== v12 ==
==> flow/design.v (excerpt) <==
module FIR_low_pass_filter(
	input clk,
	input rst,
	input [7:0]FIR_IN,
	output reg [16:0]FIR_OUT
);
reg[7:0] delay_pipeline1;
reg[7:0] delay_pipeline2;
reg[7:0] delay_pipeline3;
reg[7:0] delay_pipeline4;
reg[7:0] delay_pipeline5;
reg[7:0] delay_pipeline6;
reg[7:0] delay_pipeline7;
reg[7:0] delay_pipeline8;
reg[7:0] delay_pipeline9;
wire[7:0] coeff1 = 8'd7;	 
wire[7:0] coeff2 = 8'd5;
wire[7:0] coeff3 = 8'd51;
wire[7:0] coeff4 = 8'd135;
wire[7:0] coeff5 = 8'd179;
wire[7:0] coeff6 = 8'd135;
wire[7:0] coeff7 = 8'd51;
wire[7:0] coeff8 = 8'd5;
wire[7:0] coeff9 = 8'd7;
reg signed [16:0] multi_data1 ; 
reg signed [16:0] multi_data2 ;
reg signed [16:0] multi_data3 ;
reg signed [16:0] multi_data4 ;
reg signed [16:0] multi_data5 ;
reg signed [16:0] multi_data6 ;
reg signed [16:0] multi_data7 ;
reg signed [16:0] multi_data8 ;
reg signed [16:0] multi_data9 ;
always@(posedge clk or negedge rst)
if(!rst)
begin
	delay_pipeline1 <= 8'b0 ;
	delay_pipeline2 <= 8'b0 ;
	delay_pipeline3 <= 8'b0 ;
	delay_pipeline4 <= 8'b0 ;
	delay_pipeline5 <= 8'b0 ;
	delay_pipeline6 <= 8'b0 ;
	delay_pipeline7 <= 8'b0 ;
	delay_pipeline8 <= 8'b0 ;
	delay_pipeline9 <= 8'b0 ;
end
else
begin
	delay_pipeline1 <= FIR_IN;
	delay_pipeline2 <= delay_pipeline1 ;
	delay_pipeline3 <= delay_pipeline2 ;
	delay_pipeline4 <= delay_pipeline3 ;
	delay_pipeline5 <= delay_pipeline4 ;
	delay_pipeline6 <= delay_pipeline5 ;
	delay_pipeline7 <= delay_pipeline6 ;
	delay_pipeline8 <= delay_pipeline7 ;
	delay_pipeline9 <= delay_pipeline8 ;
end
  ...
For scale: ~1300 cells after synthesis, about 200 flip-flops, about 27 I/O pins.
Settings: LEC_CHECK=0, CAP_MARGIN=5, CELL_PAD_IN_SITES_GLOBAL_PLACEMENT=0, CORE_MARGIN=8, CORE_UTILIZATION=40, CTS_CLUSTER_DIAMETER=304, CTS_CLUSTER_SIZE=94, GPL_ROUTABILITY_DRIVEN=0, GPL_TIMING_DRIVEN=0, HOLD_SLACK_MARGIN=-0.08, MAX_ROUTING_LAYER=met4, SETUP_SLACK_MARGIN=1.54, SLEW_MARGIN=5; clock period 7.0 ns.
run.sh (not shown) runs the stock make flow with config.mk's settings and CLKGATE_MAP_FILE=.
For v38, these inputs were changed with respect to v12:
- a deleted CTS_CLUSTER_SIZE that had been 94
- a deleted GPL_TIMING_DRIVEN that had been 0
- a change of SLEW_MARGIN from 5 to 20
- a deleted HOLD_SLACK_MARGIN that had been -0.08
- a deleted CTS_CLUSTER_DIAMETER that had been 304
- a change of CORE_MARGIN from 8 to 2
- a deleted CELL_PAD_IN_SITES_GLOBAL_PLACEMENT that had been 0
- a deleted SETUP_SLACK_MARGIN that had been 1.54
- a deleted GPL_ROUTABILITY_DRIVEN that had been 0
- a deleted MAX_ROUTING_LAYER that had been met4
- a change of CAP_MARGIN from 5 to 20
==> comparison <==
Every stage of the flow completed for v38, and the final layout passed the timing, design-rule and antenna checks.
[compare] base=v12 new=v38: detailed-route via count neither gained nor lost much; count of clock-buffer cells in the layout lost 4; number of vias per cell after detailed routing neither gained nor lost much; met2 track utilization from global routing picked up an extra 3.4 points.


Starting RTL as in the previous note.
// FIR_low_pass_filter
module FIR_low_pass_filter(
	input clk,
	input rst,
	input [7:0]FIR_IN,
	output reg [16:0]FIR_OUT
);
reg[7:0] delay_pipeline1;
reg[7:0] delay_pipeline2;
reg[7:0] delay_pipeline3;
reg[7:0] delay_pipeline4;
reg[7:0] delay_pipeline5;
reg[7:0] delay_pipeline6;
reg[7:0] delay_pipeline7;
reg[7:0] delay_pipeline8;
reg[7:0] delay_pipeline9;
wire[7:0] coeff1 = 8'd7;	 
wire[7:0] coeff2 = 8'd5;
wire[7:0] coeff3 = 8'd51;
wire[7:0] coeff4 = 8'd135;
wire[7:0] coeff5 = 8'd179;
wire[7:0] coeff6 = 8'd135;
wire[7:0] coeff7 = 8'd51;
wire[7:0] coeff8 = 8'd5;
wire[7:0] coeff9 = 8'd7;
reg signed [16:0] multi_data1 ; 
reg signed [16:0] multi_data2 ;
reg signed [16:0] multi_data3 ;
reg signed [16:0] multi_data4 ;
reg signed [16:0] multi_data5 ;
reg signed [16:0] multi_data6 ;
reg signed [16:0] multi_data7 ;
reg signed [16:0] multi_data8 ;
reg signed [16:0] multi_data9 ;
always@(posedge clk or negedge rst)
if(!rst)
begin
	delay_pipeline1 <= 8'b0 ;
	delay_pipeline2 <= 8'b0 ;
	delay_pipeline3 <= 8'b0 ;
	delay_pipeline4 <= 8'b0 ;
	delay_pipeline5 <= 8'b0 ;
	delay_pipeline6 <= 8'b0 ;
	delay_pipeline7 <= 8'b0 ;
	delay_pipeline8 <= 8'b0 ;
	delay_pipeline9 <= 8'b0 ;
end
else
begin
	delay_pipeline1 <= FIR_IN;
	delay_pipeline2 <= delay_pipeline1 ;
	delay_pipeline3 <= delay_pipeline2 ;
	delay_pipeline4 <= delay_pipeline3 ;
	delay_pipeline5 <= delay_pipeline4 ;
	delay_pipeline6 <= delay_pipeline5 ;
	delay_pipeline7 <= delay_pipeline6 ;
	delay_pipeline8 <= delay_pipeline7 ;
	delay_pipeline9 <= delay_pipeline8 ;
end
always@(posedge clk or negedge rst)  
	if(!rst)
		multi_data1 <= 17'b0 ;
	else
		multi_data1 <= delay_pipeline1*coeff1 ;
always@(posedge clk or negedge rst)  
	if(!rst)
  ...
==> flow/config.mk <==
export PLATFORM = sky130hd
export DESIGN_NAME = FIR_low_pass_filter
export DESIGN_NICKNAME = FIR_low_pass_filter
export VERILOG_FILES = /design/flow/design.v
export SDC_FILE = /design/flow/constraint.sdc
export NUM_CORES = 4
export LEC_CHECK = 0
export ABC_AREA = 1
export CAP_MARGIN = 20
export CORE_MARGIN = 2
export CORE_UTILIZATION = 72
export CTS_CLUSTER_DIAMETER = 206
export PLACE_DENSITY_LB_ADDON = 0.09
export SETUP_SLACK_MARGIN = 0.94
export SLEW_MARGIN = 20
==> flow/constraint.sdc <==
create_clock -name core_clock -period 3.25 [get_ports {clk}]
set_input_delay 0.6500 -clock core_clock [delete_from_list [all_inputs] [get_ports {clk}]]
set_output_delay 0.6500 -clock core_clock [all_outputs]
set_load 0.01 [all_outputs]
The first run did not get past 5_1_grt, error GRT-0232.
Then changed:
ABC_AREA = unset   (was 1)
CTS_CLUSTER_DIAMETER = unset   (was 206)
PLACE_DENSITY_LB_ADDON = unset   (was 0.09)
SETUP_SLACK_MARGIN = unset   (was 0.94)
clock period = 3.05 ns   (was 3.25 ns; I/O delays follow)
Result:
- Now the flow produced a layout that fails on setup timing
- area after synthesis is lower by 6.0%
- die area falls by 5.8%
- synthesized cell count went down by 21%
Then changed:
CORE_UTILIZATION = 40   (was 72)
clock period = 4.56 ns   (was 3.05 ns; I/O delays follow)
After rerunning: The changed run passed the timing, design-rule and antenna checks; via count shrinks by 33%; cell count went down by 1.1%; core utilization drops by 52 points; global-route usage fell by 27 points; setup slack gains 2.0 ns; final area goes down by 16%; area after synthesis does not change; fmax rises by 11%.
Then changed:
CORE_UTILIZATION = 65   (was 40)
SETUP_SLACK_MARGIN = 1.4   (was unset)
clock period = 5.17 ns   (was 4.56 ns; I/O delays follow)
Outcome: Final cell count goes down by 9.4%. Setup slack improves by 0.86 ns. Global-route usage grows by 10 points. Via count grows by 1.4%. Sequential cell count is unchanged.
